==> flow/design.v <==
module surrounding(CLK,rst,EN,TRIG1,TRIG2,TRIG3,TRIG4,TRIG5,ECHO1,ECHO2,ECHO3,ECHO4,ECHO5,min,distance);
input CLK;                
input rst;                
input EN;                 
output reg [3:0] distance;
output reg TRIG1,TRIG2,TRIG3,TRIG4,TRIG5;          
input ECHO1,ECHO2,ECHO3,ECHO4,ECHO5;               
output reg [3:0] min;    
reg [24:0] count;
reg [24:0] count0,count1,count2,count3,count4,count5;
reg [24:0] countsg;
always @(posedge CLK)
begin
    if(rst)
    begin
        count<=0;
        TRIG1<=0;
        TRIG2<=0;
        TRIG3<=0;
        TRIG4<=0;
        TRIG5<=0;
    end
    else if(EN==1)
	 begin 
	     TRIG1<=0;
		  TRIG2<=0;
		  TRIG3<=0;
		  TRIG4<=0;
		  TRIG5<=0;
	 end
	 else if(EN==0)
	 begin
	     if(count==0|count==1)  
		  begin
		        TRIG1<=1;
		        TRIG2<=1;
		        TRIG3<=1;
		        TRIG4<=1;
		        TRIG5<=1;
				  count<=count+1;
		  end
		  else if(count==5000)         
		  begin 
		        TRIG1<=0;
		        TRIG2<=0;
		        TRIG3<=0;
		        TRIG4<=0;
		        TRIG5<=0;
		        count<=0;
		  end
		  else 
		  begin 
		        TRIG1<=0;
		        TRIG2<=0;
		        TRIG3<=0;
		        TRIG4<=0;
		        TRIG5<=0;
				  count<=count+1;
		  end
	  end
end
always @(posedge CLK)
if(rst)
begin
    count0<=0;
    count1<=0;
    count2<=0;
    count3<=0;
    count4<=0;
    count5<=0;
    min<=0;
    distance<=0;
end
else
begin
    if(count0==5000)
	 begin
	     count0<=0;
	     count1<=0;
		  count2<=0;
		  count3<=0;
		  count4<=0;
		  count5<=0;
		  min<=0;
    end	  
	 else
	 begin
		   count0<=count0+1;
	      if(ECHO1==1)
			begin 
				count1<=count1+1;
			end
			if(ECHO2==1)
			begin 
			count2<=count2+1;
			end
			if(ECHO3==1)
			begin 
			count3<=count3+1;
			end
			if(ECHO4==1)
			begin 
			count4<=count4+1;
			end
			if(ECHO5==1)
			begin 
				count5<=count5+1;
			end
	 end
	 if(ECHO1+ECHO2+ECHO3+ECHO4+ECHO5==4)
	 begin
	     if(count1>58&&count2>58&&count3>58&&count4>58&&count5>58)  
		  begin
		      min<=0;
				distance<=0;
        end
        else if(ECHO1==0)
        begin
            min<=1;
				distance<=count1*10/58;
        end
        else if(ECHO2==0)
        begin
            min<=2;
				distance<=count2*10/58;
        end
        else if(ECHO3==0)
        begin
            min<=3;
            distance<=count3*10/58;
		  end 
        else if(ECHO4==0)
        begin
            min<=4;
				distance<=count4*10/58;
        end
        else if(ECHO5==0)
        begin
            min<=5;
				distance<=count5*10/58;
        end			  
	 end
end
endmodule
module surrounding_driver(CLK,rst,CE20,EN,minsg,SG90);
input EN;                 
input [3:0] minsg;
output reg SG90;    
input CLK;                    
input rst;                    
input CE20;                   
reg [24:0] pwm;
reg [24:0] count;
always @(posedge CLK)
begin
	  if(rst) pwm<=0;
	  else if(CE20)
	  case(minsg)
		  0:begin pwm<=0; end
		  1:begin pwm<=40;  end
		  2:begin pwm<=60; end
		  3:begin pwm<=80; end
		  4:begin pwm<=100;end
		  5:begin pwm<=120; end
		  default: pwm<=0; 
	  endcase
end
always @(posedge CLK)
begin
     if(rst)
	  begin
	       count<=0;
	       SG90<=0;
	  end
     else if(count==1000)
	  begin
	       count<=0;
	  end
	  else if(count<pwm) 
	       begin 
			     SG90<=1;
				  count<=count+1;
			 end
	  else
	       begin
			     SG90<=0;
				  count<=count+1;
			 end
end
endmodule
module display_dis(clk,rst,distance,dig,seg);
input clk;
input rst;
input [3:0]distance;
output reg[3:0]dig;
output reg[6:0]seg;
reg[3:0]data1,data2;
reg[3:0]data;
reg q;
always@(posedge clk)
if(rst)
begin
data1<=0;data2<=0;
end
else
begin
data1<=distance%10;
data2<=distance/10;
end
always @(posedge clk)
if(rst)
begin
	q<=0;dig<=0;data<=0;
end
else
begin
	q<=q+1;
	case(q)
	1'd0 : begin dig<=4'b0001; data<=data1; end
	1'd1 : begin dig<=4'b0010; data<=data2; end
	endcase
end
always @(data)
begin 
	case(data)
   4'd0 : seg=7'b1111110;
   4'd1 : seg=7'b0110000;
   4'd2 : seg=7'b1101101;
   4'd3 : seg=7'b1111001;
   4'd4 : seg=7'b0110011;
   4'd5 : seg=7'b1011011;
   4'd6 : seg=7'b1011111;
   4'd7 : seg=7'b1110000;
   4'd8 : seg=7'b1111111;
   4'd9 : seg=7'b1111011;
   default : seg=7'b1111110;
   endcase
end
endmodule
module sur(
    input        CLK,
    input        rst,
    input        EN_sur,
    input        ECHO1,
    input        ECHO2,
    input        ECHO3,
    input        ECHO4,
    input        ECHO5,
    output       TRIG1,
    output       TRIG2,
    output       TRIG3,
    output       TRIG4,
    output       TRIG5,
    output       SG90,
    output [3:0] dig,
    output [6:0] seg,
    output [3:0] dis
);
wire [3:0] min;
wire [3:0] distance;
reg [24:0] count2;
reg        CLK2;
wire       CE20 = (count2 == 2000) && !CLK2;
always @(posedge CLK)
begin
    if (rst)
    begin
        count2 <= 0;
        CLK2   <= 0;
    end
    else if (count2 == 2000)
    begin
        count2 <= 0;
        CLK2   <= ~CLK2;
    end
    else
        count2 <= count2 + 1;
end
surrounding inst4(
    .CLK(CLK), .rst(rst), .EN(EN_sur),
    .TRIG1(TRIG1), .TRIG2(TRIG2), .TRIG3(TRIG3), .TRIG4(TRIG4), .TRIG5(TRIG5),
    .ECHO1(ECHO1), .ECHO2(ECHO2), .ECHO3(ECHO3), .ECHO4(ECHO4), .ECHO5(ECHO5),
    .min(min), .distance(distance)
);
surrounding_driver inst1(
    .CLK(CLK), .rst(rst), .CE20(CE20), .EN(EN_sur), .minsg(min), .SG90(SG90)
);
display_dis inst(
    .clk(CLK), .rst(rst), .distance(distance), .dig(dig), .seg(seg)
);
assign dis = distance;
endmodule
==> flow/run.sh <==
#!/bin/bash
# the make line also repeats each setting of config.mk as NAME=value (left out here)
make -C /OpenROAD-flow-scripts/flow DESIGN_CONFIG=/design/flow/config.mk WORK_HOME=/design/flow/orfs CLKGATE_MAP_FILE= finish
==> flow/config.mk <==
export PLATFORM = sky130hd
export DESIGN_NAME = sur
export DESIGN_NICKNAME = sur
export VERILOG_FILES = /design/flow/design.v
export SDC_FILE = /design/flow/constraint.sdc
export NUM_CORES = 4
export LEC_CHECK = 0
export ABC_AREA = 1
export CAP_MARGIN = 15
export CORE_ASPECT_RATIO = 0.9
export CORE_MARGIN = 2
export CORE_UTILIZATION = 72
export CTS_CLUSTER_DIAMETER = 279
export MAX_ROUTING_LAYER = met4
export PLACE_DENSITY_LB_ADDON = 0.01
export SETUP_SLACK_MARGIN = -0.53
export SLEW_MARGIN = 20
export TNS_END_PERCENT = 40
==> flow/constraint.sdc <==
create_clock -name core_clock -period 12.3 [get_ports {CLK}]
set_input_delay 2.4600 -clock core_clock [delete_from_list [all_inputs] [get_ports {CLK}]]
set_output_delay 2.4600 -clock core_clock [all_outputs]
set_load 0.01 [all_outputs]
==> run_results.csv, run 1 <==
group,metric,value,unit
detailed_routing,drtIter0Drc,2441,
floorplanning,fp-row-count,64,
detailed_routing,dr.pass1.iters,7,
floorplanning,die_y,181,um
global_routing,overflow,0,
setup_path,critPathBufInv,16,
floorplanning,fp_util,0.735,
setup_path,cp_num_cells,103,
global_routing,antenna_found_initial,1,
detailed_routing,drc,0,
synth,ys_sh_simple,0.382,
setup_path,cp_slowest_cell,"o21ai_2",
clock_network,cts_buffers,28,
synth,ys_async_sr_fraction,0,
detailed_routing,wire_per_inst,15.1,um
setup_path,crit_path_start,"ECHO4",
synth,ys_cells,3968,
sta,fin_skew,0.0275,ns
sta,relSlewSlack,0.295,
hold_path,min_path_cells,1,
synth,ys_seq_share,0.203,
synth,synth_top_area_share,0.203,
setup_path,crit_end,"inst4.distance[0]",
sta,rsz0062_at_grt,"true",
final_layout,fin_nets,4378,
clock_network,cts_hold_buf,0,
place,dpl_cell_area,26700,um^2
sta,hold_violations,0,
synth,common_cells,"914 x nand2_1, 531 x inv_1, 387 x nor2_1",
sta,maxSlewViolCount,0,
global_routing,grt_max_degree,91,
clock_network,clk_latency,0.59,ns
setup_path,r2r_start,"inst4.count4[1]",
status,status,"failed layout checks",
job,warning_count,42,
hold_path,hold_path.class,"reg2reg",
synth,ys.warnings.count,4,
setup_path,rr_endpoint,"inst4.distance[0]",
detailed_routing,num_vias,26589,
setup_path,cp-end-kind,"flop",
detailed_routing,vias_per_cell,5.80,
synth,synthCells,3968,
synth,yosysChipArea,25200,um^2
final_layout,final_cells,4584,
setup_path,reg2reg_setup_slack,-0.38,ns
hold_path,min_to,"inst4.count0[0]",
synth,synthDistinctLibCells,69,
setup_path,slowest_delay,0.30,ns
synth,largest_area_cell,"dfxtp_1",
synth,yosysMostFrequentCell,"nand2_1",
setup_path,cp_common_cell,"nand2_2",
synth,ys_sh_xor,0.0421,
setup_path,cpLargestDelayFamily,"simple AND/OR/NAND/NOR gates",
job,maxCapViolCount,0,
floorplanning,die-area,36500,um^2
clock_network,root_buffer,"clkbuf_16",
synth,synth_area,25200,um^2
sta,finalClockPeriodUsage,1.04,
status,failed_checks,"setup timing",
floorplanning,coreArea,34300,um^2
synth,yosys.area_share.adder,0.135,
place,dp_hpwl,53100,um
synth,synthAoiAreaFrac,0.136,
global_routing,grt_usage,0.374,
clock_network,htree_levels,1,
sta,finalCriticalPeriod,12.84,ns
setup_path,r2r_cells,110,
sta,worstMarginPinSlew,1.06,ns
floorplanning,io_pins,29,
synth,avgSynthCellArea,6.35,um^2
place,dp.cells,4524,
sta,finalSetupViolations,3,
clock_network,cts_tree,"yes",
setup_path,crit_type,"in2reg",
place,gpl.final_weighted_congestion,1.02,
sta,worst_slack,-0.543,ns
setup_path,cp.arrival,13.38,ns
synth,synth-main-ff-cell,"dfxtp_1",
final_layout,final_cell_area,28200,um^2
global_routing,grt_pass1_wl,113000,um
setup_path,cp.required,12.83,ns
synth,top_logic_kind,"simple AND/OR/NAND/NOR gates",
clock_network,clock_path_buffers,3,
place,io_buffers,26,
global_routing,grt_pass1_vias,23848,
synth,topCellsByArea,"dfxtp_1 20%, nand2_1 14%, ha_1 13%",
detailed_routing,antenna_left,0,
detailed_routing,drt-total-wl,69400,um
synth,mux_share,0,
final_layout,area_growth,11.9,%
clock_network,path_clk_slew,0.06,ns
clock_network,cts.sinks,256,
setup_path,worstSetupStartpointType,"input pin",
floorplanning,die_w,201,um
setup_path,crit_fanout,8,
hold_path,hp-start,"inst4.count0[0]",
sta,fmax,0.0779,GHz
synth,synth-seq-cells,256,
synth,edf_count,0,
-- layout make-up --
type | count | area (um^2)
Antenna cell | 1 | 2.50
Sequential cell | 256 | 5130
Clock buffer | 38 | 798
Inverter | 600 | 2260
Multi-Input combinational cell | 3058 | 18000
Timing Repair Buffer | 158 | 1290
Clock inverter | 11 | 146
Fill cell | 2531 | 6070
Tap cell | 462 | 578
-- routing by layer --
metal,vias to the layer above,global-route usage,wire [um]
met5,-,-,0
met4,0,0.106,2010
met3,149,0.0605,5810
met2,1020,0.586,30400
met1,11955,0.498,31100
li1,13465,-,-
-- stage by stage --
| step | utilization | TNS [ns] | worst slack, ns | hold slack (ns) |
|---|---|---|---|---|
| 4_1_cts | 0.806 | -1.02 | -0.493 | 0.454 |
| 2_1_floorplan | - | 0 | 0.473 | 0.417 |
| 3_5_place_dp | 0.778 | -3.02 | -1.08 | 0.436 |
| 5_1_grt | 0.823 | -4.77 | -1.60 | 0.476 |
| 6_report | 0.823 | -1.13 | -0.543 | 0.455 |
| 3_3_place_gp | 0.778 | -1.75 | -0.728 | 0.427 |
-- repair_timing --
action,CTS,global route
setup endpoints to repair,0,4
buffers inserted,0,8
gates resized,0,124
==> run 2: changes to the inputs <==
ABC_AREA = 0   (was 1)
CAP_MARGIN = 20   (was 15)
CORE_ASPECT_RATIO = 0.91   (was 0.9)
CORE_MARGIN = 7   (was 2)
CORE_UTILIZATION = 21   (was 72)
CTS_CLUSTER_DIAMETER = 307   (was 279)
GPL_ROUTABILITY_DRIVEN = 0   (was default)
GPL_TIMING_DRIVEN = 0   (was default)
HOLD_SLACK_MARGIN = 0.23   (was default)
MAX_ROUTING_LAYER = default   (was met4)
PLACE_DENSITY_LB_ADDON = 0.15   (was 0.01)
SETUP_SLACK_MARGIN = default   (was -0.53)
SLEW_MARGIN = 5   (was 20)
TNS_END_PERCENT = 60   (was 40)
clock period = 35.1 ns   (was 12.3 ns; I/O delays follow)
==> run 2 against run 1 <==
Compared with the run above: now clean on timing, DRC and antenna; first-iteration DRC count decreased by 38%; critical endpoint is now inst4.distance[1]; worst setup slack improved by 12 ns; non-clock buffer count increased by 4.
==> run_results.csv, run 2 <==
group,metric,value,unit
floorplanning,die_y,353,um
job,maxCapViolCount,0,
sta,fin_skew,0.0176,ns
sta,fin_tns_setup,0,ns
detailed_routing,drtIter0Drc,1502,
synth,synthAoiAreaFrac,0.264,
sta,relSlewSlack,0.236,
status,status,"no timing/DRC/antenna violations",
synth,ys.warnings.count,4,
floorplanning,io_pins,29,
hold_path,min_path_cells,1,
clock_network,clock_path_buffers,3,
clock_network,clk_latency,0.56,ns
synth,mux_share,0.0231,
synth,yosysMostFrequentCell,"nor2_1",
clock_network,cts_buffers,35,
detailed_routing,antenna_left,0,
global_routing,grt_pass1_vias,23287,
synth,ys_sh_simple,0.243,
detailed_routing,wire_per_inst,16.7,um
global_routing,grt_pass1_wl,137000,um
floorplanning,fp-row-count,124,
synth,synth_top_area_share,0.194,
setup_path,cp-end-kind,"flop",
synth,synth-main-ff-cell,"dfxtp_1",
global_routing,grt_usage,0.121,
synth,largest_area_cell,"dfxtp_1",
synth,ys_seq_share,0.194,
clock_network,cts.sinks,256,
synth,avgSynthCellArea,7.79,um^2
synth,top_logic_kind,"AND-OR/OR-AND gates",
detailed_routing,drt-total-wl,85300,um
setup_path,crit_path_start,"ECHO4",
place,dp_hpwl,67100,um
setup_path,crit_fanout,10,
hold_path,min_to,"inst4.count0[0]",
synth,ys_async_sr_fraction,0,
final_layout,logic_area,20200,um^2
synth,synth-seq-cells,256,
final_layout,ff_latch_area,5120,um^2
sta,hold_violations,0,
synth,common_cells,"401 x nor2_1, 293 x nand2_1, 261 x ha_1",
synth,ys_sh_xor,0.101,
setup_path,cp_slowest_cell,"a2111oi_1",
setup_path,r2r_start,"inst4.count3[3]",
synth,synth_area,26400,um^2
setup_path,crit_end,"inst4.distance[1]",
clock_network,cts-resized-gates,0,
setup_path,reg2reg_setup_slack,16.50,ns
final_layout,n_fill_cell,13841,
setup_path,r2r_cells,60,
floorplanning,die-area,136000,um^2
clock_network,root_buffer,"clkbuf_16",
clock_network,cts_hold_buf,0,
clock_network,path_clk_slew,0.06,ns
floorplanning,coreArea,125000,um^2
synth,ys_cells,3396,
sta,holdWs,0.477,ns
setup_path,critPathBufInv,7,
hold_path,hold_path.class,"reg2reg",
sta,finalCriticalPeriod,23.64,ns
setup_path,rr_endpoint,"inst4.distance[1]",
global_routing,antenna_found_initial,0,
synth,topCellsByArea,"dfxtp_1 19%, ha_1 12%, nor2_1 5.7%",
synth,synthDistinctLibCells,150,
synth,yosysChipArea,26400,um^2
setup_path,crit_type,"in2reg",
detailed_routing,drc,0,
sta,maxSlewViolCount,0,
sta,fmax,0.0423,GHz
setup_path,cp.arrival,24.14,ns
final_layout,area_growth,13.2,%
setup_path,cpLargestDelayFamily,"AND-OR/OR-AND gates",
floorplanning,die_w,386,um
setup_path,cp_common_cell,"a211oi_1",
clock_network,cts_tree,"yes",
synth,synthCells,3396,
sta,finalClockPeriodUsage,0.674,
detailed_routing,vias_per_cell,4.84,
synth,yosys.area_share.adder,0.131,
setup_path,slowest_delay,0.77,ns
synth,edf_count,0,
floorplanning,fp_util,0.211,
detailed_routing,diodes,0,
global_routing,overflow,0,
sta,rsz0062_at_grt,"false",
final_layout,fin_nets,3735,
sta,finalSetupViolations,0,
detailed_routing,dr.pass1.iters,5,
setup_path,cp.required,35.60,ns
detailed_routing,num_vias,24789,
global_routing,grt_max_degree,13,
job,warning_count,40,
place,io_buffers,24,
clock_network,postCtsSetupBuffers,0,
setup_path,worstSetupStartpointType,"input pin",
clock_network,htree_levels,2,
setup_path,cp_num_cells,57,
hold_path,hp-start,"inst4.count0[0]",
sta,worstMarginPinSlew,1.14,ns
==> run 2: metrics by stage <==
stage               setup slack (ns)   util  cells  cell area (um^2)
floorplan                      15.21      -   3397             26400
global placement               10.84  0.230   5059             28700
detailed placement             10.91  0.230   5060             28700
CTS                            11.46  0.239   5123             29900
global route                   10.10  0.239   5123             29900
finish                         11.46  0.239   5123             29900
==> run 2: layer usage <==
layer,routed length (um),up-vias,GRT usage
li1,-,12789,-
met4,1230,0,0.0210
met1,47000,11659,0.189
met2,35000,282,0.179
met5,0,-,0
met3,2070,59,0.0123
==> run 2: area by class of cell <==
cell class | count | share of cell area
Buffer | 137 | 0.0260
Timing Repair Buffer | 25 | 0.00819
Multi-Input combinational cell | 2906 | 0.674
Clock buffer | 53 | 0.0352
Tap cell | 1638 | 0.0685
Inverter | 98 | 0.0123
Sequential cell | 256 | 0.171
Clock inverter | 10 | 0.00426
==> run 3: changes to the inputs <==
ABC_AREA = 1   (was 0)
CAP_MARGIN = 15   (was 20)
CORE_ASPECT_RATIO = 1.84   (was 0.91)
CORE_MARGIN = 2   (was 7)
CORE_UTILIZATION = 72   (was 21)
CTS_CLUSTER_DIAMETER = 279   (was 307)
GPL_ROUTABILITY_DRIVEN = default   (was 0)
GPL_TIMING_DRIVEN = default   (was 0)
HOLD_SLACK_MARGIN = default   (was 0.23)
MAX_ROUTING_LAYER = met4   (was default)
PLACE_DENSITY_LB_ADDON = 0.01   (was 0.15)
SETUP_SLACK_MARGIN = 1.11   (was default)
SLEW_MARGIN = 20   (was 5)
TNS_END_PERCENT = 80   (was 60)
clock period = 12.3 ns   (was 35.1 ns; I/O delays follow)
==> run 3 against run 2 <==
Compared with the run above: synthesized cell count increased by 17%; die size down 73%; the run now fails in global routing (5_1_grt); synthesized area is 4.7% lower.
==> run_results.csv, run 3 <==
group,metric,value,unit
status,status,"aborted with a tool error",
status,haltStage,"global routing (5_1_grt)",
status,stop_error,"[ERROR GRT-0232] Routing congestion too high. Check the congestion heatmap in the GUI.",
synth,synth_top_area_share,0.203,
place,dp_hpwl,61800,um
place,io_buffers,26,
place,dpl_cell_area,26700,um^2
floorplanning,io_pins,29,
place,gpl.final_weighted_congestion,1.16,
synth,synth_area,25200,um^2
clock_network,clock_path_buffers,3,
synth,common_cells,"914 x nand2_1, 531 x inv_1, 387 x nor2_1",
synth,ys_sh_simple,0.382,
synth,ys_cells,3968,
synth,yosysChipArea,25200,um^2
floorplanning,die_y,258,um
synth,synth-seq-cells,256,
floorplanning,die_w,142,um
global_routing,grt_usage,0.701,
synth,synthCells,3968,
clock_network,cts.sinks,256,
floorplanning,fp-row-count,93,
synth,avgSynthCellArea,6.35,um^2
synth,top_logic_kind,"simple AND/OR/NAND/NOR gates",
synth,topCellsByArea,"dfxtp_1 20%, nand2_1 14%, ha_1 13%",
synth,ys_seq_share,0.203,
synth,ys_async_sr_fraction,0,
place,dp.cells,4486,
synth,ys.warnings.count,4,
clock_network,cts_hold_buf,0,
floorplanning,coreArea,34800,um^2
synth,edf_count,0,
synth,ys_sh_xor,0.0421,
clock_network,cts_buffers,25,
synth,largest_area_cell,"dfxtp_1",
floorplanning,die-area,36600,um^2
floorplanning,fp_util,0.724,
clock_network,root_buffer,"clkbuf_16",
synth,synthAoiAreaFrac,0.136,
synth,yosys.area_share.adder,0.135,
synth,mux_share,0,
global_routing,overflow,129,
synth,yosysMostFrequentCell,"nand2_1",
synth,synth-main-ff-cell,"dfxtp_1",
synth,synthDistinctLibCells,69,
clock_network,htree_levels,1,
run 3: stage by stage:
stage / setup WS [ns] / hold slack (ns) / TNS [ns]
floorplan: 0.632 / 0.417 / 0
global placement: -0.824 / 0.430 / -1.96
detailed placement: -1.29 / 0.435 / -3.69
CTS: -0.167 / 0.450 / -0.293
run 3: routing by layer:
layer,overflow,track usage
met2,67,0.920
met3,4,0.502
met1,0,0.626
met4,58,0.728
met5,-,-
run 3: what timing repair did:
action                     CTS
gates resized              191
setup endpoints to repair    4
setup buffers               41
pin swaps                  120
gates cloned                 2
==> run 4: changes to the inputs <==
CAP_MARGIN = 10   (was 15)
CORE_ASPECT_RATIO = default   (was 1.84)
CTS_CLUSTER_DIAMETER = default   (was 279)
CTS_CLUSTER_SIZE = 73   (was default)
HOLD_SLACK_MARGIN = 0.3   (was default)
MAX_ROUTING_LAYER = default   (was met4)
PLACE_DENSITY_LB_ADDON = default   (was 0.01)
SETUP_SLACK_MARGIN = -0.67   (was 1.11)
TNS_END_PERCENT = default   (was 80)
clock period = 12.8 ns   (was 12.3 ns; I/O delays follow)
==> run 4 against run 3 <==
Compared with the run above: the layout now fails its checks (setup timing); die size decreased by 0.19%; synthesized area did not move; synthesized cell count did not move.
==> run_results.csv, run 4 <==
group,metric,value,unit
status,status,"failed layout checks",
status,failed_checks,"setup timing",
detailed_routing,drt-total-wl,84800,um
synth,synth-main-ff-cell,"dfxtp_1",
floorplanning,die-area,36500,um^2
hold_path,min_path_cells,1,
sta,worst_slack,-1.44,ns
detailed_routing,drtIter0Drc,3413,
clock_network,cts_buffers,29,
place,dp_hpwl,58100,um
setup_path,rr_endpoint,"inst4.distance[0]",
synth,ys_sh_simple,0.382,
job,warning_count,46,
detailed_routing,wire_per_inst,18.5,um
synth,ys_seq_share,0.203,
setup_path,slowest_delay,0.27,ns
setup_path,cp_common_cell,"nand2_2",
setup_path,cp_slowest_cell,"o21ai_4",
synth,synth_top_area_share,0.203,
floorplanning,die_w,191,um
floorplanning,fp_util,0.729,
hold_path,hold_path.class,"reg2reg",
final_layout,area_growth,13.4,%
sta,maxSlewViolCount,0,
synth,synthDistinctLibCells,69,
sta,finalClockPeriodUsage,1.11,
synth,edf_count,0,
floorplanning,die_y,191,um
synth,ys_async_sr_fraction,0,
setup_path,crit_fanout,6,
synth,synth_area,25200,um^2
setup_path,r2r_start,"inst4.count1[3]",
global_routing,grt_pass1_vias,26985,
hold_path,min_to,"count2[0]",
floorplanning,coreArea,34500,um^2
floorplanning,fp-row-count,68,
job,maxCapViolCount,0,
setup_path,cp.arrival,14.69,ns
synth,ys.warnings.count,4,
sta,finalSetupViolations,4,
place,dp.cells,4503,
final_layout,final_cell_area,28600,um^2
synth,yosysChipArea,25200,um^2
setup_path,critPathBufInv,13,
synth,topCellsByArea,"dfxtp_1 20%, nand2_1 14%, ha_1 13%",
clock_network,root_buffer,"clkbuf_16",
final_layout,fin_nets,4373,
detailed_routing,drc,0,
synth,mux_share,0,
clock_network,path_clk_slew,0.06,ns
place,dpl_cell_area,26600,um^2
detailed_routing,dr.pass1.iters,14,
hold_path,hp-start,"count2[0]",
setup_path,crit_type,"in2reg",
sta,relSlewSlack,0.313,
clock_network,cts_tree,"yes",
setup_path,crit_end,"inst4.distance[0]",
synth,yosys.area_share.adder,0.135,
sta,fin_skew,0.0257,ns
setup_path,worstSetupStartpointType,"input pin",
setup_path,cp_num_cells,97,
setup_path,reg2reg_setup_slack,-1.39,ns
synth,synthCells,3968,
global_routing,grt_max_degree,61,
sta,worstMarginPinSlew,1.02,ns
synth,ys_cells,3968,
clock_network,cts_hold_buf,0,
synth,avgSynthCellArea,6.35,um^2
sta,hold_violations,0,
place,gpl.final_weighted_congestion,1.01,
sta,fin_tns_setup,-3.84,ns
sta,rsz0062_at_grt,"true",
detailed_routing,vias_per_cell,6.39,
clock_network,clk_latency,0.58,ns
setup_path,cpLargestDelayFamily,"simple AND/OR/NAND/NOR gates",
sta,fmax,0.0702,GHz
floorplanning,io_pins,29,
global_routing,antenna_found_initial,1,
place,io_buffers,26,
setup_path,cp.required,13.25,ns
synth,synth-seq-cells,256,
global_routing,grt_usage,0.418,
synth,ys_sh_xor,0.0421,
clock_network,cts.sinks,256,
detailed_routing,num_vias,29220,
global_routing,grt_pass1_wl,127000,um
synth,yosysMostFrequentCell,"nand2_1",
synth,common_cells,"914 x nand2_1, 531 x inv_1, 387 x nor2_1",
clock_network,clock_path_buffers,3,
setup_path,r2r_cells,98,
clock_network,htree_levels,1,
synth,largest_area_cell,"dfxtp_1",
synth,top_logic_kind,"simple AND/OR/NAND/NOR gates",
setup_path,cp-end-kind,"flop",
global_routing,overflow,0,
sta,finalCriticalPeriod,14.24,ns
synth,synthAoiAreaFrac,0.136,
final_layout,final_cells,4575,
detailed_routing,antenna_left,0,
setup_path,crit_path_start,"ECHO4",
sta,holdWs,0.458,ns
==> run 4: cell type report <==
| cell class | count | area, um^2 |
|---|---|---|
| fillers | 2220 | 5980 |
| multi-input cells | 3058 | 18300 |
| inverters | 600 | 2270 |
| diodes | 1 | 2.50 |
| flip-flops and latches | 256 | 5130 |
| clock buffers | 38 | 820 |
| clock inverters | 15 | 239 |
| well taps | 455 | 569 |
| repair buffers | 152 | 1240 |
==> run 4: stage by stage <==
stage / util / worst slack, ns
final: 0.827 / -1.44
after global routing: 0.827 / -1.99
after CTS: 0.803 / -0.666
after detailed placement: 0.769 / -1.35
after global placement: 0.769 / -0.498
after floorplan: - / 0.873
==> run 4: routing by layer <==
metal	share of wire	vias to the layer above	wire [um]	track usage
met3	0.10	617	8690	0.0771
met1	0.37	13192	31500	0.492
met2	0.46	1967	38700	0.718
li1	-	13444	-	-
met5	0	-	0	0
met4	0.070	0	5950	0.223
==> run 4: repair_timing <==
item                       4_1_cts  5_1_grt
hold endpoints to repair         0        0
buffers inserted                 1       21
pin swaps                        7       70
resized                         26      191
setup endpoints to repair        2        4
==> run 5: changes to the inputs <==
ABC_AREA = default   (was 1)
CAP_MARGIN = 35   (was 10)
CELL_PAD_IN_SITES_DETAIL_PLACEMENT = 2   (was default)
CORE_ASPECT_RATIO = 0.59   (was default)
CORE_MARGIN = 3   (was 2)
CORE_UTILIZATION = 32   (was 72)
CTS_CLUSTER_DIAMETER = 279   (was default)
CTS_CLUSTER_SIZE = default   (was 73)
HOLD_SLACK_MARGIN = default   (was 0.3)
MAX_ROUTING_LAYER = met4   (was default)
SETUP_SLACK_MARGIN = 4.02   (was -0.67)
TNS_END_PERCENT = 30   (was default)
clock period = 18.5 ns   (was 12.8 ns; I/O delays follow)
==> run 5 against run 4 <==
Compared with the run above: still fails the layout checks on setup timing; clock skew grew 0.014 ns; wire length grew 81%; non-clock buffer count grew 177; first-iteration DRC count shrank 5.1%; via count grew 9.7%; hold slack gained 0.049 ns; synthesized cell count shrank 14%; clock-buffer cell count grew 2; critical endpoint unchanged.
==> run_results.csv, run 5 <==
group,metric,value,unit
sta,relSlewSlack,0.346,
sta,hold_violations,0,
sta,rsz0062_at_grt,"true",
floorplanning,die_w,380,um
job,maxCapViolCount,0,
setup_path,r2r_start,"inst4.count1[1]",
global_routing,grt_pass1_wl,220000,um
status,failed_checks,"setup timing",
synth,ys_sh_simple,0.243,
synth,synth_top_area_share,0.194,
place,gpl.final_weighted_congestion,0.978,
floorplanning,io_pins,29,
floorplanning,die-area,86200,um^2
detailed_routing,wire_per_inst,32.3,um
floorplanning,coreArea,81400,um^2
synth,yosysMostFrequentCell,"nor2_1",
hold_path,hold_path.class,"reg2reg",
setup_path,cpLargestDelayFamily,"AND-OR/OR-AND gates",
synth,yosysChipArea,26400,um^2
detailed_routing,drc,0,
status,status,"failed layout checks",
setup_path,crit_type,"reg2reg",
setup_path,crit_end,"inst4.distance[0]",
setup_path,cp-end-kind,"flop",
hold_path,min_to,"count2[0]",
setup_path,cp_slowest_cell,"nor4_2",
synth,ys_async_sr_fraction,0,
global_routing,antenna_found_initial,1,
final_layout,fin_nets,3900,
synth,ys.warnings.count,4,
final_layout,final_cell_area,33200,um^2
sta,finalCriticalPeriod,18.71,ns
global_routing,grt_usage,0.334,
synth,synth_area,26400,um^2
sta,finalClockPeriodUsage,1.01,
place,dpl_cell_area,28300,um^2
setup_path,reg2reg_setup_slack,-0.21,ns
setup_path,crit_path_start,"inst4.count1[1]",
setup_path,cp_common_cell,"buf_4",
sta,fin_skew,0.0399,ns
synth,synth-seq-cells,256,
detailed_routing,num_vias,32057,
detailed_routing,antenna_left,0,
sta,finalSetupViolations,2,
synth,top_logic_kind,"AND-OR/OR-AND gates",
global_routing,overflow,0,
synth,yosys.area_share.adder,0.131,
sta,fmax,0.0534,GHz
clock_network,htree_levels,1,
clock_network,cts_hold_buf,0,
setup_path,cp_num_cells,70,
detailed_routing,dr.pass1.iters,6,
floorplanning,die_y,227,um
setup_path,cp.arrival,19.30,ns
clock_network,cts.sinks,256,
setup_path,slowest_delay,0.67,ns
global_routing,grt_max_degree,66,
clock_network,path_clk_slew,0.08,ns
setup_path,crit_fanout,7,
setup_path,critPathBufInv,12,
synth,largest_area_cell,"dfxtp_1",
detailed_routing,drtIter0Drc,3239,
clock_network,clock_path_buffers,3,
detailed_routing,drt-total-wl,154000,um
global_routing,grt_pass1_vias,33997,
job,warning_count,43,
hold_path,min_path_cells,1,
final_layout,area_growth,25.4,%
synth,edf_count,0,
synth,synth-main-ff-cell,"dfxtp_1",
sta,maxSlewViolCount,0,
synth,common_cells,"401 x nor2_1, 293 x nand2_1, 261 x ha_1",
place,io_buffers,26,
sta,holdWs,0.507,ns
detailed_routing,vias_per_cell,6.74,
synth,topCellsByArea,"dfxtp_1 19%, ha_1 12%, nor2_1 5.7%",
synth,mux_share,0.0231,
synth,synthDistinctLibCells,150,
setup_path,cp.required,19.09,ns
setup_path,worstSetupStartpointType,"flop",
synth,ys_sh_xor,0.101,
clock_network,root_buffer,"clkbuf_16",
synth,ys_cells,3396,
place,dp_hpwl,88900,um
synth,synthAoiAreaFrac,0.264,
clock_network,cts_buffers,30,
clock_network,clk_latency,0.68,ns
floorplanning,fp-row-count,80,
clock_network,cts_tree,"yes",
setup_path,rr_endpoint,"inst4.distance[0]",
synth,ys_seq_share,0.194,
floorplanning,fp_util,0.325,
synth,synthCells,3396,
sta,worstMarginPinSlew,0.975,ns
synth,avgSynthCellArea,7.79,um^2
setup_path,r2r_cells,70,
final_layout,utilization,0.407,
sta,worst_slack,-0.212,ns
hold_path,hp-start,"count2[0]",
## run 5: final cells by class
cell class                      instances  area [um^2]
Antenna cell                            1         2.50
Clock buffer                           40          848
Sequential cell                       256         5120
Inverter                               98          368
Clock inverter                         16          274
Fill cell                            8936        48200
Multi-Input combinational cell       2909        22400
Tap cell                             1107         1390
Timing Repair Buffer                  329         2740
## run 5: metrics by stage
step / TNS [ns] / setup WS (ns) / instances
after detailed placement: -2.71 / -1.14 / 4479
final: -0.351 / -0.212 / 4756
after global placement: 0 / 0.304 / 4478
after floorplan: 0 / 2.42 / 3397
after CTS: 0 / 1.61 / 4696
after global routing: -0.842 / -0.430 / 4756
## run 5: timing repair
item | in CTS | in global routing
setup buffers | 156 | 52
cloned | 5 | 2
hold endpoints to repair | 0 | 0
endpoints found under the setup margin | 4 | 4
pin swaps | 111 | 76
gates resized | 260 | 122
## run 5: routing by layer
metal  up-vias  track usage  part of all wire
met5         -            -                 0
met4         0        0.180             0.076
met3       906       0.0583             0.074
met2      2035        0.553              0.47
met1     16036        0.387              0.38
li1      13080            -                 -
==> run 6: changes to the inputs <==
CAP_MARGIN = 20   (was 35)
CELL_PAD_IN_SITES_DETAIL_PLACEMENT = default   (was 2)
CORE_ASPECT_RATIO = default   (was 0.59)
CORE_MARGIN = 2   (was 3)
CORE_UTILIZATION = 40   (was 32)
CTS_CLUSTER_DIAMETER = default   (was 279)
MAX_ROUTING_LAYER = default   (was met4)
SETUP_SLACK_MARGIN = 5.0   (was 4.02)
TNS_END_PERCENT = default   (was 30)
clock period = 22.1 ns   (was 18.5 ns; I/O delays follow)
==> run 6 against run 5 <==
Compared with the run above: now clean on timing, DRC and antenna; synthesized area unchanged; clock-buffer cell count rose by 5; core utilization increased by 8.4 points; critical path depth fell by 2; register-to-register slack better by 6.0 ns.
==> run_results.csv, run 6 <==
group,metric,value,unit
synth,ys.warnings.count,4,
clock_network,clock_path_buffers,3,
setup_path,cp.arrival,18.14,ns
setup_path,worstSetupStartpointType,"input pin",
sta,maxSlewViolCount,0,
place,io_buffers,26,
final_layout,fin_nets,3833,
synth,ys_async_sr_fraction,0,
clock_network,root_buffer,"clkbuf_16",
detailed_routing,drtIter0Drc,1986,
global_routing,grt_max_degree,80,
setup_path,critPathBufInv,18,
synth,ys_sh_simple,0.243,
floorplanning,die_w,261,um
detailed_routing,drc,0,
synth,yosysMostFrequentCell,"nor2_1",
clock_network,clk_latency,0.62,ns
status,status,"no timing/DRC/antenna violations",
floorplanning,coreArea,65600,um^2
sta,relSlewSlack,0.161,
synth,topCellsByArea,"dfxtp_1 19%, ha_1 12%, nor2_1 5.7%",
clock_network,path_clk_slew,0.07,ns
synth,synthAoiAreaFrac,0.264,
clock_network,cts_buffers,31,
detailed_routing,antenna_left,0,
sta,fin_skew,0.0356,ns
synth,synth_area,26400,um^2
global_routing,grt_pass1_vias,24272,
synth,largest_area_cell,"dfxtp_1",
synth,yosysChipArea,26400,um^2
setup_path,r2r_start,"inst4.count1[3]",
place,dp_slack,1.09,ns
setup_path,cp.required,22.59,ns
setup_path,slowest_delay,0.58,ns
synth,yosys.area_share.adder,0.131,
synth,common_cells,"401 x nor2_1, 293 x nand2_1, 261 x ha_1",
synth,synthCells,3396,
detailed_routing,dr.pass1.iters,6,
setup_path,cpLargestDelayFamily,"AND-OR/OR-AND gates",
synth,edf_count,0,
synth,synth-seq-cells,256,
hold_path,min_to,"inst4.min[3]",
sta,hold_violations,0,
setup_path,r2r_cells,71,
job,warning_count,41,
synth,ys_cells,3396,
floorplanning,fp_util,0.403,
setup_path,cp_slowest_cell,"or4b_4",
synth,ys_seq_share,0.194,
sta,worst_slack,4.45,ns
synth,synth-main-ff-cell,"dfxtp_1",
global_routing,overflow,0,
detailed_routing,drt-total-wl,78600,um
sta,fin_tns_setup,0,ns
detailed_routing,vias_per_cell,5.92,
hold_path,hold_path.class,"reg2reg",
setup_path,crit_path_start,"ECHO2",
hold_path,hp-start,"inst4.min[3]",
setup_path,rr_endpoint,"inst4.distance[0]",
global_routing,grt_usage,0.216,
final_layout,final_cells,4446,
setup_path,crit_fanout,12,
synth,ys_sh_xor,0.101,
synth,synth_top_area_share,0.194,
detailed_routing,maxUsedRoutingLayer,"met4",
sta,rsz0062_at_grt,"true",
global_routing,grt_pass1_wl,125000,um
place,dp_hpwl,54200,um
final_layout,utilization,0.491,
detailed_routing,wl_met3,4120,um
sta,worstMarginPinSlew,1.26,ns
detailed_routing,m1WireLength,36900,um
global_routing,antenna_found_initial,1,
detailed_routing,num_vias,26303,
synth,mux_share,0.0231,
synth,avgSynthCellArea,7.79,um^2
job,maxCapViolCount,0,
floorplanning,die-area,68200,um^2
sta,fmax,0.0567,GHz
synth,top_logic_kind,"AND-OR/OR-AND gates",
setup_path,crit_type,"in2reg",
place,gpl.final_weighted_congestion,0.928,
floorplanning,fp-row-count,94,
clock_network,cts.sinks,256,
place,dp.cells,4173,
clock_network,htree_levels,1,
clock_network,cts_tree,"yes",
setup_path,cp_num_cells,68,
detailed_routing,wire_per_inst,17.7,um
sta,finalCriticalPeriod,17.65,ns
floorplanning,io_pins,29,
floorplanning,die_y,261,um
final_layout,area_growth,22.0,%
detailed_routing,met2WireLength,35500,um
setup_path,cp_common_cell,"buf_4",
setup_path,cp-end-kind,"flop",
sta,finalSetupViolations,0,
setup_path,crit_end,"inst4.distance[0]",
sta,finalClockPeriodUsage,0.798,
synth,synthDistinctLibCells,150,
hold_path,min_path_cells,2,
final_layout,n_fill_cell,6296,
setup_path,reg2reg_setup_slack,5.77,ns
run 6: repair_timing:
item | in CTS | in global routing
setup endpoints to repair | 4 | 3
setup buffers | 148 | 58
hold buffers | 0 | 0
pin swaps | 112 | 70
resized | 262 | 123
gates cloned | 8 | 1
run 6: layout make-up:
type	count	area, um^2	area share
multi-input combinational	2910	22200	0.688
inverter	98	378	0.0117
clock inverter	12	185	0.00574
tap	864	1080	0.0335
sequential	256	5120	0.159
antenna	1	2.50	0.0000776
timing repair buffer	260	2370	0.0734
clock buffer	45	918	0.0285
run 6: stage by stage:
| step | hold WS (ns) | area [um^2] |
|---|---|---|
| after floorplan | 0.426 | 26600 |
| after global placement | 0.445 | 27300 |
| after detailed placement | 0.446 | 27300 |
| after CTS | 0.461 | 31100 |
| after global routing | 0.507 | 32300 |
| final | 0.463 | 32300 |
run 6: routing by layer:
metal	up-vias	GRT usage
met5	-	0
met4	0	0.0529
met3	152	0.0256
met2	725	0.354
met1	12441	0.301
li1	12985	-
==> run 7: changes to the inputs <==
CAP_MARGIN = 15   (was 20)
CORE_ASPECT_RATIO = 0.59   (was default)
CORE_MARGIN = 4   (was 2)
CORE_UTILIZATION = 65   (was 40)
CTS_CLUSTER_DIAMETER = 279   (was default)
MAX_ROUTING_LAYER = met4   (was default)
PLACE_DENSITY = 0.6   (was default)
SETUP_SLACK_MARGIN = 1.93   (was 5.0)
TNS_END_PERCENT = 30   (was default)
clock period = 21.2 ns   (was 22.1 ns; I/O delays follow)
==> run 7 against run 6 <==
Compared with the run above: non-clock buffer count is 149 lower; sequential cell count did not move; sequential share of layout area rose by 1.9 points; clock-buffer cell count down 10; critical path type unchanged.
==> run_results.csv, run 7 <==
group,metric,value,unit
status,status,"no timing/DRC/antenna violations",
synth,avgSynthCellArea,7.79,um^2
place,io_buffers,26,
detailed_routing,num_vias,27125,
detailed_routing,wire_per_inst,20.8,um
clock_network,cts_tree,"yes",
sta,fin_skew,0.0166,ns
synth,top_logic_kind,"AND-OR/OR-AND gates",
synth,topCellsByArea,"dfxtp_1 19%, ha_1 12%, nor2_1 5.7%",
detailed_routing,antenna_left,0,
clock_network,clk_latency,0.59,ns
synth,synth-seq-cells,256,
synth,synthDistinctLibCells,150,
synth,synthAoiAreaFrac,0.264,
setup_path,cpLargestDelayFamily,"AND-OR/OR-AND gates",
synth,synthCells,3396,
setup_path,cp.arrival,19.50,ns
place,dp_hpwl,61700,um
final_layout,fin_nets,3680,
detailed_routing,vias_per_cell,6.87,
global_routing,antenna_found_initial,0,
synth,yosys.area_share.adder,0.131,
floorplanning,coreArea,39900,um^2
sta,worstMarginPinSlew,1.32,ns
synth,yosysChipArea,26400,um^2
sta,maxSlewViolCount,0,
setup_path,worstSetupStartpointType,"input pin",
detailed_routing,drtIter0Drc,3649,
sta,hold_violations,0,
setup_path,reg2reg_setup_slack,3.41,ns
final_layout,final_cells,3947,
sta,finalCriticalPeriod,18.98,ns
sta,rsz0062_at_grt,"false",
synth,ys_seq_share,0.194,
setup_path,cp-end-kind,"flop",
setup_path,crit_path_start,"ECHO2",
setup_path,r2r_start,"inst4.count1[1]",
clock_network,cts_buffers,27,
detailed_routing,diodes,0,
setup_path,rr_endpoint,"inst4.distance[0]",
hold_path,min_to,"inst4.min[3]",
global_routing,grt_max_degree,94,
floorplanning,fp-row-count,56,
hold_path,min_path_cells,2,
floorplanning,fp_util,0.662,
detailed_routing,dr.pass1.iters,6,
synth,largest_area_cell,"dfxtp_1",
global_routing,overflow,0,
place,dp.cells,3841,
final_layout,n_fill_cell,3119,
floorplanning,die_y,163,um
setup_path,cp_num_cells,59,
synth,ys_async_sr_fraction,0,
detailed_routing,drt-total-wl,81900,um
clock_network,path_clk_slew,0.07,ns
clock_network,clock_path_buffers,3,
sta,fmax,0.0527,GHz
global_routing,grt_pass1_vias,23659,
clock_network,root_buffer,"clkbuf_16",
synth,common_cells,"401 x nor2_1, 293 x nand2_1, 261 x ha_1",
job,maxCapViolCount,0,
clock_network,cts.sinks,256,
synth,edf_count,0,
floorplanning,die-area,44100,um^2
setup_path,cp.required,21.71,ns
synth,ys.warnings.count,4,
synth,ys_sh_xor,0.101,
hold_path,hp-start,"inst4.min[3]",
synth,ys_cells,3396,
synth,mux_share,0.0231,
floorplanning,die_w,271,um
setup_path,crit_fanout,17,
setup_path,r2r_cells,64,
synth,yosysMostFrequentCell,"nor2_1",
setup_path,crit_type,"in2reg",
final_layout,utilization,0.721,
global_routing,grt_pass1_wl,127000,um
setup_path,crit_end,"inst4.distance[0]",
final_layout,area_growth,8.90,%
synth,ys_sh_simple,0.243,
setup_path,critPathBufInv,8,
setup_path,slowest_delay,0.59,ns
clock_network,cts_hold_buf,0,
job,warning_count,42,
sta,finalSetupViolations,0,
synth,synth_top_area_share,0.194,
place,gpl.final_weighted_congestion,1.08,
setup_path,cp_slowest_cell,"o31ai_4",
sta,finalClockPeriodUsage,0.895,
floorplanning,io_pins,29,
sta,relSlewSlack,0.113,
hold_path,hold_path.class,"reg2reg",
global_routing,grt_usage,0.356,
sta,fin_tns_setup,0,ns
detailed_routing,drc,0,
synth,synth-main-ff-cell,"dfxtp_1",
synth,synth_area,26400,um^2
clock_network,htree_levels,1,
[run 7: layout make-up]
| type | count | area [um^2] | share of cell area |
|---|---|---|---|
| Clock buffer | 35 | 766 | 0.0266 |
| Clock inverter | 15 | 185 | 0.00643 |
| Inverter | 98 | 372 | 0.0129 |
| Multi-Input combinational cell | 2909 | 20800 | 0.721 |
| Sequential cell | 256 | 5120 | 0.178 |
| Tap cell | 522 | 653 | 0.0227 |
| Timing Repair Buffer | 111 | 915 | 0.0318 |
| Timing Repair inverter | 1 | 7.51 | 0.000261 |
[run 7: layer usage]
metal  vias up  share of wire  track usage
li1      12694              -            -
met4         0          0.015       0.0527
met2      1552           0.39        0.485
met3       133           0.13       0.0969
met5         -              0            -
met1     12746           0.46        0.530
[run 7: what timing repair did]
action,4_1_cts,5_1_grt
resized,11,99
pin swaps,3,17
gates cloned,0,4
setup endpoints to repair,3,3
setup buffers,9,43
[run 7: metrics by stage]
| step | hold slack (ns) | cell area (um^2) | worst slack [ns] |
|---|---|---|---|
| final | 0.482 | 28800 | 2.22 |
| after global routing | 0.498 | 28800 | 1.60 |
| after CTS | 0.483 | 27900 | 1.95 |
| after detailed placement | 0.471 | 26800 | 0.305 |
| after global placement | 0.451 | 26800 | 0.888 |
| after floorplan | 0.426 | 26400 | 4.09 |
==> run 8: changes to the inputs <==
CELL_PAD_IN_SITES_DETAIL_PLACEMENT = 1   (was default)
CORE_MARGIN = 3   (was 4)
CORE_UTILIZATION = 32   (was 65)
PLACE_DENSITY = default   (was 0.6)
clock period = 39.2 ns   (was 21.2 ns; I/O delays follow)
==> run 8 against run 7 <==
Compared with the run above: cell count grew 13%; core utilization is 37 points lower; sequential share of layout area is 0.21 points higher; non-clock buffer count shrank 63; clock skew grew 0.0025 ns; still clean on timing, DRC and antenna; synthesized cell count unchanged; critical path type unchanged; design area shrank 1.2%; register-to-register slack better by 16 ns; hold slack lost 0.0084 ns; wire length grew 5.9%.
==> run_results.csv, run 8 <==
group,metric,value,unit
status,status,"no timing/DRC/antenna violations",
synth,ys.warnings.count,4,
global_routing,overflow,0,
global_routing,grt_pass1_vias,24880,
place,io_buffers,26,
synth,synth-main-ff-cell,"dfxtp_1",
detailed_routing,drc,0,
global_routing,antenna_found_initial,1,
synth,largest_area_cell,"dfxtp_1",
synth,synth-seq-cells,256,
clock_network,path_clk_slew,0.06,ns
synth,synthCells,3396,
clock_network,cts_hold_buf,0,
clock_network,cts.sinks,256,
synth,synth_top_area_share,0.194,
place,dp_slack,13.45,ns
detailed_routing,dr.pass1.iters,5,
synth,ys_sh_xor,0.101,
setup_path,reg2reg_setup_slack,19.59,ns
setup_path,cp_slowest_cell,"o41ai_2",
hold_path,hold_path.class,"reg2reg",
floorplanning,die_y,227,um
floorplanning,fp-row-count,80,
clock_network,htree_levels,1,
setup_path,cp_common_cell,"nor2_1",
global_routing,grt_pass1_wl,141000,um
sta,fin_tns_setup,0,ns
sta,rsz0062_at_grt,"false",
synth,ys_cells,3396,
sta,relSlewSlack,0.157,
sta,worst_slack,14.07,ns
clock_network,root_buffer,"clkbuf_16",
synth,avgSynthCellArea,7.79,um^2
place,dp_hpwl,68000,um
detailed_routing,antenna_left,0,
detailed_routing,num_vias,26165,
clock_network,clock_path_buffers,3,
synth,synthAoiAreaFrac,0.264,
sta,maxSlewViolCount,0,
final_layout,fin_nets,3614,
setup_path,worstSetupStartpointType,"input pin",
sta,hold_violations,0,
hold_path,min_path_cells,1,
clock_network,postCtsSetupBuffers,0,
synth,mux_share,0.0231,
hold_path,min_to,"inst1.count[0]",
setup_path,cp.arrival,25.68,ns
floorplanning,io_pins,29,
floorplanning,fp_util,0.325,
setup_path,rr_endpoint,"inst4.distance[1]",
detailed_routing,drt-total-wl,86800,um
synth,ys_sh_simple,0.243,
sta,fin_skew,0.0191,ns
detailed_routing,vias_per_cell,5.86,
floorplanning,die-area,86200,um^2
setup_path,r2r_cells,57,
job,maxCapViolCount,0,
setup_path,crit_path_start,"ECHO3",
final_layout,area_growth,7.64,%
setup_path,crit_end,"inst4.distance[1]",
global_routing,grt_usage,0.202,
synth,synth_area,26400,um^2
synth,top_logic_kind,"AND-OR/OR-AND gates",
setup_path,crit_type,"in2reg",
setup_path,slowest_delay,0.86,ns
synth,yosys.area_share.adder,0.131,
sta,worstMarginPinSlew,1.25,ns
clock_network,clk_latency,0.61,ns
job,warning_count,40,
synth,yosysChipArea,26400,um^2
setup_path,cp-end-kind,"flop",
synth,yosysMostFrequentCell,"nor2_1",
clock_network,cts-resized-gates,0,
hold_path,hp-start,"inst1.count[0]",
synth,synthDistinctLibCells,150,
synth,ys_seq_share,0.194,
synth,common_cells,"401 x nor2_1, 293 x nand2_1, 261 x ha_1",
sta,finalCriticalPeriod,25.13,ns
global_routing,grt_max_degree,77,
setup_path,critPathBufInv,3,
setup_path,crit_fanout,60,
synth,topCellsByArea,"dfxtp_1 19%, ha_1 12%, nor2_1 5.7%",
synth,edf_count,0,
synth,ys_async_sr_fraction,0,
clock_network,cts_buffers,28,
floorplanning,die_w,380,um
setup_path,cp.required,39.75,ns
setup_path,cpLargestDelayFamily,"AND-OR/OR-AND gates",
detailed_routing,wire_per_inst,19.4,um
sta,finalSetupViolations,0,
place,gpl.final_weighted_congestion,0.977,
clock_network,cts_tree,"yes",
setup_path,cp_num_cells,55,
sta,fmax,0.0398,GHz
setup_path,r2r_start,"inst4.count5[1]",
sta,finalClockPeriodUsage,0.641,
floorplanning,coreArea,81400,um^2
detailed_routing,drtIter0Drc,2228,
final_layout,n_fill_cell,9939,
==> run 8: per-stage QoR <==
step	hold slack (ns)	instance area (um^2)	instances	util
floorplan	0.426	26400	3397	-
global placement	0.455	27500	4415	0.338
detailed placement	0.460	27500	4415	0.338
CTS	0.476	28400	4466	0.350
global route	0.506	28500	4467	0.350
finish	0.474	28500	4467	0.350
==> run 8: routing by layer <==
metal	global-route usage	wire, um
met1	0.321	46700
met2	0.261	32100
met3	0.0346	6870
met4	0.0253	1050
met5	-	0
==> run 8: final cells by class <==
type	instances	area [um^2]	area share
Inverter	98	368	0.0129
Clock inverter	9	173	0.00607
Clock buffer	42	803	0.0282
Tap cell	1107	1390	0.0487
Multi-Input combinational cell	2906	20200	0.710
Antenna cell	1	2.50	0.0000879
Sequential cell	256	5120	0.180
Timing Repair Buffer	48	405	0.0142
==> run 9: changes to the inputs <==
CELL_PAD_IN_SITES_DETAIL_PLACEMENT = default   (was 1)
CORE_ASPECT_RATIO = default   (was 0.59)
CORE_MARGIN = 2   (was 3)
CORE_UTILIZATION = 72   (was 32)
CTS_CLUSTER_DIAMETER = default   (was 279)
CTS_CLUSTER_SIZE = 97   (was default)
MAX_ROUTING_LAYER = default   (was met4)
SETUP_SLACK_MARGIN = default   (was 1.93)
TNS_END_PERCENT = default   (was 30)
clock period = 20.6 ns   (was 39.2 ns; I/O delays follow)
==> run 9 against run 8 <==
Compared with the run above: sequential cell count unchanged; die size fell by 56%; global-route usage increased by 16 points; highest routed layer unchanged; synthesized area unchanged; clock skew rose by 0.0028 ns; register-to-register slack got worse by 17 ns; non-clock buffer count rose by 13; wire length down 17%; core utilization rose by 42 points; hold slack got worse by 0.0077 ns; largest cell class unchanged; cell count shrank 14%.
==> run_results.csv, run 9 <==
group,metric,value,unit
status,status,"no timing/DRC/antenna violations",
synth,largest_area_cell,"dfxtp_1",
synth,common_cells,"401 x nor2_1, 293 x nand2_1, 261 x ha_1",
clock_network,cts.sinks,256,
setup_path,cpLargestDelayFamily,"AND-OR/OR-AND gates",
synth,yosys.area_share.adder,0.131,
detailed_routing,dr.pass1.iters,6,
setup_path,cp_slowest_cell,"o31ai_4",
clock_network,clk_latency,0.59,ns
floorplanning,die_w,196,um
synth,ys_seq_share,0.194,
detailed_routing,vias_per_cell,6.83,
clock_network,htree_levels,1,
synth,top_logic_kind,"AND-OR/OR-AND gates",
sta,finalCriticalPeriod,19.64,ns
synth,avgSynthCellArea,7.79,um^2
synth,mux_share,0.0231,
detailed_routing,antenna_left,0,
synth,ys_cells,3396,
sta,relSlewSlack,0.274,
floorplanning,fp_util,0.728,
setup_path,r2r_cells,60,
sta,fin_tns_setup,0,ns
floorplanning,fp-row-count,70,
setup_path,slowest_delay,0.52,ns
hold_path,hp-start,"inst4.min[3]",
setup_path,rr_endpoint,"inst4.distance[0]",
synth,yosysMostFrequentCell,"nor2_1",
synth,ys_async_sr_fraction,0,
clock_network,cts_buffers,29,
synth,edf_count,0,
hold_path,min_path_cells,2,
synth,synth-seq-cells,256,
floorplanning,die-area,38300,um^2
sta,finalSetupViolations,0,
synth,synth_top_area_share,0.194,
synth,ys_sh_xor,0.101,
synth,topCellsByArea,"dfxtp_1 19%, ha_1 12%, nor2_1 5.7%",
detailed_routing,num_vias,26256,
final_layout,final_cell_area,27900,um^2
global_routing,overflow,0,
setup_path,cp.required,21.11,ns
hold_path,hold_path.class,"reg2reg",
setup_path,r2r_start,"inst4.count1[3]",
final_layout,fin_nets,3628,
setup_path,crit_type,"in2reg",
synth,synthAoiAreaFrac,0.264,
sta,finalClockPeriodUsage,0.953,
sta,hold_violations,0,
synth,synth_area,26400,um^2
clock_network,clock_path_buffers,3,
sta,fmax,0.0509,GHz
clock_network,root_buffer,"clkbuf_16",
setup_path,cp.arrival,20.15,ns
global_routing,antenna_found_initial,2,
clock_network,path_clk_slew,0.07,ns
synth,yosysChipArea,26400,um^2
synth,ys_sh_simple,0.243,
final_layout,area_growth,5.33,%
synth,synthDistinctLibCells,150,
place,dpl_cell_area,26700,um^2
floorplanning,coreArea,36300,um^2
sta,fin_skew,0.0219,ns
place,gpl.final_weighted_congestion,1.04,
detailed_routing,drtIter0Drc,2253,
job,maxCapViolCount,0,
synth,synthCells,3396,
hold_path,min_to,"inst4.min[3]",
sta,maxSlewViolCount,0,
synth,ys.warnings.count,4,
global_routing,grt_usage,0.362,
setup_path,cp_num_cells,57,
place,dp_hpwl,53600,um
detailed_routing,drc,0,
floorplanning,die_y,196,um
place,io_buffers,26,
setup_path,crit_end,"inst4.distance[0]",
global_routing,grt_max_degree,80,
setup_path,worstSetupStartpointType,"input pin",
detailed_routing,wire_per_inst,18.7,um
clock_network,cts_tree,"yes",
job,warning_count,42,
setup_path,cp-end-kind,"flop",
detailed_routing,drt-total-wl,71700,um
setup_path,reg2reg_setup_slack,2.39,ns
global_routing,grt_pass1_wl,119000,um
setup_path,crit_fanout,23,
sta,worstMarginPinSlew,1.09,ns
setup_path,crit_path_start,"ECHO4",
global_routing,grt_pass1_vias,24770,
synth,synth-main-ff-cell,"dfxtp_1",
floorplanning,io_pins,29,
setup_path,critPathBufInv,4,
-- run 9: final cells by class --
type / instances / area (um^2)
Clock inverter: 19 / 209
Inverter: 98 / 368
Multi-Input combinational cell: 2906 / 20300
Timing Repair Buffer: 61 / 507
Fill cell: 2607 / 8490
Sequential cell: 256 / 5120
Tap cell: 468 / 586
Antenna cell: 2 / 5.00
Clock buffer: 35 / 798
-- run 9: metrics by stage --
step / hold WS (ns) / utilization / setup WS [ns] / std cells
2_1_floorplan: 0.426 / - / 3.61 / 3397
3_3_place_gp: 0.446 / 0.735 / 0.963 / 3783
3_5_place_dp: 0.451 / 0.735 / 0.345 / 3783
4_1_cts: 0.467 / 0.763 / 0.907 / 3837
5_1_grt: 0.498 / 0.766 / -0.00579 / 3844
6_report: 0.466 / 0.766 / 0.961 / 3845
-- run 9: per-layer routing --
metal  global-route usage  up-vias  routed length [um]
met5                    0        -                   0
li1                     -    12566                   -
met2                0.623     1105               33600
met1                0.458    12343               30200
met4                0.159        0                2950
met3               0.0452      242                4890
-- run 9: repair_timing --
| item | CTS | global route |
|---|---|---|
| resized | 0 | 11 |
| setup endpoints to repair | 0 | 3 |
| setup buffers | 0 | 6 |
| hold buffers | 0 | 0 |
==> run 10: changes to the inputs <==
CELL_PAD_IN_SITES_DETAIL_PLACEMENT = 1   (was default)
CORE_ASPECT_RATIO = 0.59   (was default)
CORE_MARGIN = 3   (was 2)
CORE_UTILIZATION = 32   (was 72)
CTS_CLUSTER_DIAMETER = 279   (was default)
CTS_CLUSTER_SIZE = default   (was 97)
MAX_ROUTING_LAYER = met4   (was default)
PLACE_DENSITY_LB_ADDON = 0.26   (was default)
SETUP_SLACK_MARGIN = 4.02   (was default)
TNS_END_PERCENT = 30   (was default)
clock period = 18.5 ns   (was 20.6 ns; I/O delays follow)
==> run 10 against run 9 <==
Compared with the run above: register-to-register slack worse by 0.53 ns; global-route usage fell by 15 points; sequential cell count is the same; cell count up 22%; wire length up 32%; clock-buffer cell count up 4; sequential share of layout area down 2.3 points; core utilization fell by 37 points; synthesized area stayed put; largest cell class unchanged; highest routed layer unchanged.
==> run_results.csv, run 10 <==
group,metric,value,unit
detailed_routing,num_vias,27133,
synth,yosys.area_share.adder,0.131,
floorplanning,fp-row-count,80,
sta,rsz0062_at_grt,"true",
sta,fmax,0.0578,GHz
job,maxCapViolCount,0,
place,dp_hpwl,68600,um
setup_path,crit_path_start,"ECHO3",
floorplanning,io_pins,29,
setup_path,cp_common_cell,"buf_4",
synth,synth-seq-cells,256,
clock_network,cts_buffers,29,
global_routing,overflow,0,
floorplanning,die-area,86200,um^2
place,gpl.final_weighted_congestion,0.934,
detailed_routing,antenna_left,0,
setup_path,cpLargestDelayFamily,"AND-OR/OR-AND gates",
global_routing,grt_pass1_wl,148000,um
global_routing,grt_pass1_vias,25951,
detailed_routing,diodes,0,
setup_path,rr_endpoint,"inst4.distance[0]",
synth,synthAoiAreaFrac,0.264,
synth,ys_cells,3396,
detailed_routing,wire_per_inst,20.2,um
sta,maxSlewViolCount,0,
setup_path,crit_type,"in2reg",
final_layout,utilization,0.392,
floorplanning,fp_util,0.325,
clock_network,htree_levels,1,
setup_path,crit_fanout,19,
hold_path,hp-start,"inst1.count[0]",
global_routing,grt_max_degree,98,
sta,finalClockPeriodUsage,0.935,
floorplanning,coreArea,81400,um^2
sta,finalSetupViolations,0,
place,dp_slack,-0.238,ns
status,status,"no timing/DRC/antenna violations",
setup_path,reg2reg_setup_slack,1.86,ns
sta,relSlewSlack,0.302,
floorplanning,die_w,380,um
synth,edf_count,0,
setup_path,r2r_cells,71,
synth,common_cells,"401 x nor2_1, 293 x nand2_1, 261 x ha_1",
synth,ys_async_sr_fraction,0,
synth,topCellsByArea,"dfxtp_1 19%, ha_1 12%, nor2_1 5.7%",
final_layout,fin_nets,3836,
sta,worstMarginPinSlew,1.05,ns
setup_path,worstSetupStartpointType,"input pin",
place,io_buffers,26,
setup_path,cp.required,19.05,ns
sta,worst_slack,1.20,ns
synth,synthDistinctLibCells,150,
setup_path,crit_end,"inst4.distance[0]",
floorplanning,die_y,227,um
sta,finalCriticalPeriod,17.30,ns
detailed_routing,drt-total-wl,94500,um
sta,holdWs,0.489,ns
setup_path,cp_slowest_cell,"or3_4",
hold_path,hold_path.class,"reg2reg",
synth,top_logic_kind,"AND-OR/OR-AND gates",
setup_path,cp_num_cells,68,
synth,ys_seq_share,0.194,
final_layout,area_growth,20.6,%
synth,largest_area_cell,"dfxtp_1",
global_routing,antenna_found_initial,0,
clock_network,cts_tree,"yes",
hold_path,min_to,"inst1.count[0]",
setup_path,critPathBufInv,18,
sta,fin_tns_setup,0,ns
clock_network,path_clk_slew,0.07,ns
global_routing,grt_usage,0.213,
detailed_routing,drc,0,
synth,synth_area,26400,um^2
synth,ys_sh_simple,0.243,
setup_path,cp.arrival,17.85,ns
synth,ys.warnings.count,4,
detailed_routing,dr.pass1.iters,5,
detailed_routing,vias_per_cell,5.79,
clock_network,root_buffer,"clkbuf_16",
job,warning_count,43,
setup_path,cp-end-kind,"flop",
synth,synth_top_area_share,0.194,
clock_network,clk_latency,0.62,ns
detailed_routing,drtIter0Drc,2290,
clock_network,cts.sinks,256,
sta,hold_violations,0,
clock_network,clock_path_buffers,3,
hold_path,min_path_cells,1,
synth,ys_sh_xor,0.101,
synth,yosysChipArea,26400,um^2
sta,fin_skew,0.0273,ns
synth,yosysMostFrequentCell,"nor2_1",
synth,avgSynthCellArea,7.79,um^2
synth,synthCells,3396,
setup_path,slowest_delay,0.47,ns
synth,synth-main-ff-cell,"dfxtp_1",
synth,mux_share,0.0231,
setup_path,r2r_start,"inst4.count5[1]",
-- run 10: routing by layer --
metal  GRT usage  share of wire
met3      0.0281          0.059
met4      0.0230          0.012
met2       0.285           0.39
met5           -              0
met1       0.337           0.54
-- run 10: area by class of cell --
type                       instances  area [um^2]
clock inverter                    12          169
sequential                       256         5120
multi-input combinational       2907        21800
fill                            9772        49500
inverter                          98          368
timing repair buffer             268         2200
clock buffer                      39          823
tap                             1107         1390
-- run 10: per-stage QoR --
stage / instance area, um^2 / cells
floorplan: 26800 / 3397
global placement: 28300 / 4484
detailed placement: 28300 / 4484
CTS: 31100 / 4642
global route: 31900 / 4687
finish: 31900 / 4687
-- run 10: what timing repair did --
action	in CTS	in global routing
setup endpoints to repair	4	4
pin swaps	97	67
gates cloned	3	0
hold buffers	0	0
resized	189	85
setup buffers	104	45
